==> run R: inputs <==
==> flow/design.v <==
module controller (
    input logic clk,
    input logic reset,
    output logic load_sreg,
    output logic transmit_pixel,
    output logic [5:0] pixel,
    output logic [4:0] frame
);
    localparam TRANSMIT_FRAME       = 1'b0;
    localparam IDLE                 = 1'b1;
    localparam [2:0] READ_CH_VALS   = 3'b001;
    localparam [2:0] LOAD_SREG      = 3'b010;
    localparam [2:0] TRANSMIT_PIXEL = 3'b100;
    localparam [8:0] TRANSMIT_CYCLES    = 9'd360;        
    localparam [22:0] IDLE_CYCLES       = 23'd2400;
    logic state;
    logic next_state;
    logic [2:0] transmit_phase;
    logic [2:0] next_transmit_phase;
    logic [5:0] pixel_counter;
    logic [4:0] frame_counter;
    logic [8:0] transmit_counter;
    logic [22:0] idle_counter;
    logic transmit_pixel_done;
    logic idle_done;
    assign transmit_pixel_done = (transmit_counter == TRANSMIT_CYCLES - 1);
    assign idle_done = (idle_counter == IDLE_CYCLES - 1);
    always_ff @(posedge clk) begin
        if (reset) begin
            state <= TRANSMIT_FRAME;
            transmit_phase <= READ_CH_VALS;
        end
        else begin
            state <= next_state;
            transmit_phase <= next_transmit_phase;
        end
    end
    always_comb begin
        next_state = state;
        case (state)
            TRANSMIT_FRAME:
                if ((pixel_counter == 6'd63) && (transmit_pixel_done))
                    next_state = IDLE;
                else
                    next_state = TRANSMIT_FRAME;
            IDLE:
                if (idle_done)
                    next_state = TRANSMIT_FRAME;
                else
                    next_state = IDLE;
        endcase
    end
    always_comb begin
        next_transmit_phase = READ_CH_VALS;
        if (state == TRANSMIT_FRAME) begin
            case (transmit_phase)
                READ_CH_VALS:
                    next_transmit_phase = LOAD_SREG;
                LOAD_SREG:
                    next_transmit_phase = TRANSMIT_PIXEL;
                TRANSMIT_PIXEL:
                    next_transmit_phase = transmit_pixel_done ? READ_CH_VALS : TRANSMIT_PIXEL;
                default: ;
            endcase
        end
    end
    always_ff @(posedge clk) begin
        if (reset) begin
            pixel_counter <= 6'd0;
        end
        else if ((state == TRANSMIT_FRAME) && transmit_pixel_done) begin
            pixel_counter <= pixel_counter + 1;
        end
    end
    always_ff @(posedge clk) begin
        if (reset) begin
            frame_counter <= 5'd0;
        end
        else if (idle_done) begin
            frame_counter <= frame_counter + 1;
        end
    end
    always_ff @(posedge clk) begin
        if (reset) begin
            transmit_counter <= 9'd0;
        end
        else if (transmit_phase == TRANSMIT_PIXEL) begin
            transmit_counter <= transmit_counter + 1;
        end
        else begin
            transmit_counter <= 9'd0;
        end
    end
    always_ff @(posedge clk) begin
        if (reset) begin
            idle_counter <= 23'd0;
        end
        else if (state == IDLE) begin
            idle_counter <= idle_counter + 1;
        end
        else begin
            idle_counter <= 23'd0;
        end
    end
    assign pixel = pixel_counter;
    assign frame = frame_counter;
    assign load_sreg = (transmit_phase == LOAD_SREG);
    assign transmit_pixel = (transmit_phase == TRANSMIT_PIXEL);
endmodule
module ws2812b(
    input logic clk,
    input logic reset,
    input logic serial_in,
    input logic transmit,
    output logic ws2812b_out,
    output logic shift
);
    localparam IDLE = 1'b0;
    localparam TRANSMITTING = 1'b1;
    localparam T0_CYCLE_COUNT = 4'd5;
    localparam T1_CYCLE_COUNT = 4'd10;
    localparam MAX_CYCLE_COUNT = 4'd15;
    logic state;
    logic [3:0] cycle_count;
    logic bit_being_sent;
    always_ff @(posedge clk) begin
        if (reset) begin
            state <= IDLE;
            cycle_count <= 4'd0;
            bit_being_sent <= 1'b0;
        end
        else begin
            case (state)
                IDLE:
                    if (transmit == 1'b1) begin
                        state <= TRANSMITTING;
                        cycle_count <= 4'd0;
                        bit_being_sent <= serial_in;
                    end
                TRANSMITTING:
                    if (transmit == 1'b0) begin
                        state <= IDLE;
                    end
                    else if (cycle_count == MAX_CYCLE_COUNT - 1) begin
                        cycle_count <= 4'd0;
                        bit_being_sent <= serial_in;
                    end
                    else begin
                        cycle_count <= cycle_count + 1;
                    end
                default:
                    state <= IDLE;
            endcase
        end
    end
    always_comb begin
        if (state == TRANSMITTING)
            if (bit_being_sent == 1'b0)
                ws2812b_out = (cycle_count < T0_CYCLE_COUNT);
            else
                ws2812b_out = (cycle_count < T1_CYCLE_COUNT);
        else
            ws2812b_out = 1'b0;
    end
    assign shift = (state == TRANSMITTING) && (cycle_count == 4'd0);
endmodule
module rules (
    input logic clk,
    input logic reset,
    input logic step,            
    input logic [127:0] initial_pattern,
    output logic [127:0] grid    
);
    logic [127:0] next_grid;
    always_ff @(posedge clk) begin
        if (reset) begin
            grid <= initial_pattern;
        end
        else if (step) begin
            grid <= next_grid;
        end
    end
    function automatic int neighbors(input int row, input int col, input logic [127:0] g);
        int living;
        int r, c, nr, nc, idx;
        living = 0;
            for (nr = -1; nr <= 1; nr++) begin  
                for (nc = -1; nc <= 1; nc++) begin  
                    if (!(nr == 0 && nc == 0)) begin  
                        r = (row + nr + 8) % 8;  
                        c = (col + nc + 8) % 8;  
                        idx = r * 8 + c;  
                        if (g[2*idx +: 2] == 2'b11) living++;  
                    end
                end
            end
        neighbors =  living;  
    endfunction
generate;
    genvar ir, ic;
    for (ir=0; ir<8; ir++) begin  
        for (ic=0; ic<8; ic++) begin  
            localparam int index = ir * 8 + ic;  
            int living_neighbors;
            always_comb begin
                living_neighbors = neighbors(ir, ic, grid); 
                if (grid[2*index +: 2] == 2'b11) begin  
                    if (living_neighbors == 2 || living_neighbors==3) begin
                        next_grid[2*index +: 2] = 2'b11;
                    end
                    else begin
                        next_grid[2*index +: 2] = 2'b01;
                    end
                end
                else if (grid[2*index +: 2] == 2'b01) begin  
                    if (living_neighbors == 3) begin
                        next_grid[2*index +: 2] = 2'b11;
                    end
                    else begin
                        next_grid[2*index +: 2] = 2'b10;
                    end
                end
                else if (grid[2*index +: 2] == 2'b10) begin  
                    if (living_neighbors == 3) begin
                        next_grid[2*index +: 2] = 2'b11;
                    end
                    else begin
                        next_grid[2*index +: 2] = 2'b00;
                    end
                end
                else  begin  
                    if (living_neighbors == 3) begin
                        next_grid[2*index +: 2] = 2'b11;
                    end
                    else begin
                        next_grid[2*index +: 2] = 2'b00;
                    end
                end
            end
        end
    end
endgenerate
endmodule
module top(
    input logic         clk,
    input logic         SW,          
    input logic [63:0]  pattern,     
    output logic        _48b         
);
    logic [127:0] grid;
    logic [127:0] initial_pattern;
    logic step_game;
    logic reset;
    logic [23:0] shift_reg;
    logic shift;
    logic ws2812b_out;
    logic [5:0] pixel;
    logic load_sreg;
    logic transmit_pixel;
    logic [4:0] frame;
    logic [4:0] last_frame;
    localparam [23:0] OFF     = 24'h000000;
    localparam [23:0] RED     = 24'h00FF00;
    localparam [23:0] GREEN   = 24'hFF0000;
    localparam [23:0] BLUE    = 24'h0000FF;
    genvar gi;
    generate
        for (gi = 0; gi < 64; gi++) begin : g_init
            assign initial_pattern[2*gi +: 2] = pattern[gi] ? 2'b11 : 2'b00;
        end
    endgenerate
    assign reset = ~SW;
    rules u3 (
        .clk(clk),
        .reset(reset),
        .step(step_game),
        .initial_pattern(initial_pattern),
        .grid(grid)  
    );
    ws2812b u4 (
        .clk            (clk),
        .reset          (reset),
        .serial_in      (shift_reg[23]),
        .transmit       (transmit_pixel),
        .ws2812b_out    (ws2812b_out),
        .shift          (shift)
    );
    controller u5 (
        .clk            (clk),
        .reset          (reset),
        .load_sreg      (load_sreg),
        .transmit_pixel (transmit_pixel),
        .pixel          (pixel),
        .frame          (frame)
    );
    always_ff @(posedge clk) begin
        if (reset)
            last_frame <= 5'd0;
        else
            last_frame <= frame;
    end
    assign step_game = (frame != last_frame);  
    always_ff @(posedge clk) begin
        if (reset) begin
            shift_reg <= OFF;
        end
        else if (load_sreg) begin
            if (grid[2*pixel +: 2] == 2'b11) begin  
                shift_reg <= GREEN;
            end
            else if (grid[2*pixel +: 2] == 2'b01) begin  
                shift_reg <= BLUE;
            end
            else if (grid[2*pixel +: 2] == 2'b10) begin  
                shift_reg <= RED;
            end
            else begin  
                shift_reg <= OFF;
            end
        end
        else if (shift) begin
            shift_reg <= { shift_reg[22:0], 1'b0 };
        end
    end
    assign _48b = ws2812b_out;
endmodule
==> flow/run.sh <==
#!/bin/bash
# the make line also repeats each setting of config.mk as NAME=value (left out here)
make -C /OpenROAD-flow-scripts/flow DESIGN_CONFIG=/design/flow/config.mk WORK_HOME=/design/flow/orfs CLKGATE_MAP_FILE= finish
==> flow/config.mk <==
export PLATFORM = sky130hd
export DESIGN_NAME = top
export DESIGN_NICKNAME = top
export VERILOG_FILES = /design/flow/design.v
export SDC_FILE = /design/flow/constraint.sdc
export NUM_CORES = 4
export LEC_CHECK = 0
export ABC_AREA = 1
export CAP_MARGIN = 20
export CORE_MARGIN = 2
export CORE_UTILIZATION = 40
export CTS_CLUSTER_SIZE = 41
export GPL_ROUTABILITY_DRIVEN = 0
export GPL_TIMING_DRIVEN = 0
export HOLD_SLACK_MARGIN = 0.26
export SLEW_MARGIN = 20
==> flow/constraint.sdc <==
create_clock -name core_clock -period 10.0 [get_ports {clk}]
set_input_delay 2.0000 -clock core_clock [delete_from_list [all_inputs] [get_ports {clk}]]
set_output_delay 2.0000 -clock core_clock [all_outputs]
set_load 0.01 [all_outputs]
==> inputs of run Y, as changes to run R <==
Settings changed: ABC_AREA 1 to 0, CORE_ASPECT_RATIO set to 1.12, CORE_UTILIZATION 40 to 71, CTS_CLUSTER_SIZE 41 to 34, GPL_ROUTABILITY_DRIVEN 0 to unset, GPL_TIMING_DRIVEN 0 to 1, HOLD_SLACK_MARGIN 0.26 to unset, PLACE_DENSITY set to 0.64, TNS_END_PERCENT set to 30.
==> flow/constraint.sdc (replaced) <==
create_clock -name core_clock -period 5.0 [get_ports {clk}]
set_input_delay 1.0000 -clock core_clock [delete_from_list [all_inputs] [get_ports {clk}]]
set_output_delay 1.0000 -clock core_clock [all_outputs]
set_load 0.01 [all_outputs]
==> inputs of run A, as changes to run R <==
Settings changed: CORE_ASPECT_RATIO set to 1.12, CORE_UTILIZATION 40 to 58, CTS_CLUSTER_SIZE 41 to 34, GPL_ROUTABILITY_DRIVEN 0 to unset, GPL_TIMING_DRIVEN 0 to 1, HOLD_SLACK_MARGIN 0.26 to unset, PLACE_DENSITY_LB_ADDON set to 0.27, TNS_END_PERCENT set to 30.
==> flow/constraint.sdc (replaced) <==
create_clock -name core_clock -period 5.0 [get_ports {clk}]
set_input_delay 1.0000 -clock core_clock [delete_from_list [all_inputs] [get_ports {clk}]]
set_output_delay 1.0000 -clock core_clock [all_outputs]
set_load 0.01 [all_outputs]
==> summary of the runs <==
Run A completed with no timing, DRC or antenna violations. Run R went through all stages and came out clean. Run Y completed and failed the layout checks on negative setup slack. The lowest clock skew belongs to run A, the highest to run Y. The highest die area belongs to run R, the lowest to run Y. Setup slack: run R > run A > run Y. Of run Y and run R, run R has the higher register-to-register slack (gap 3500 ps).
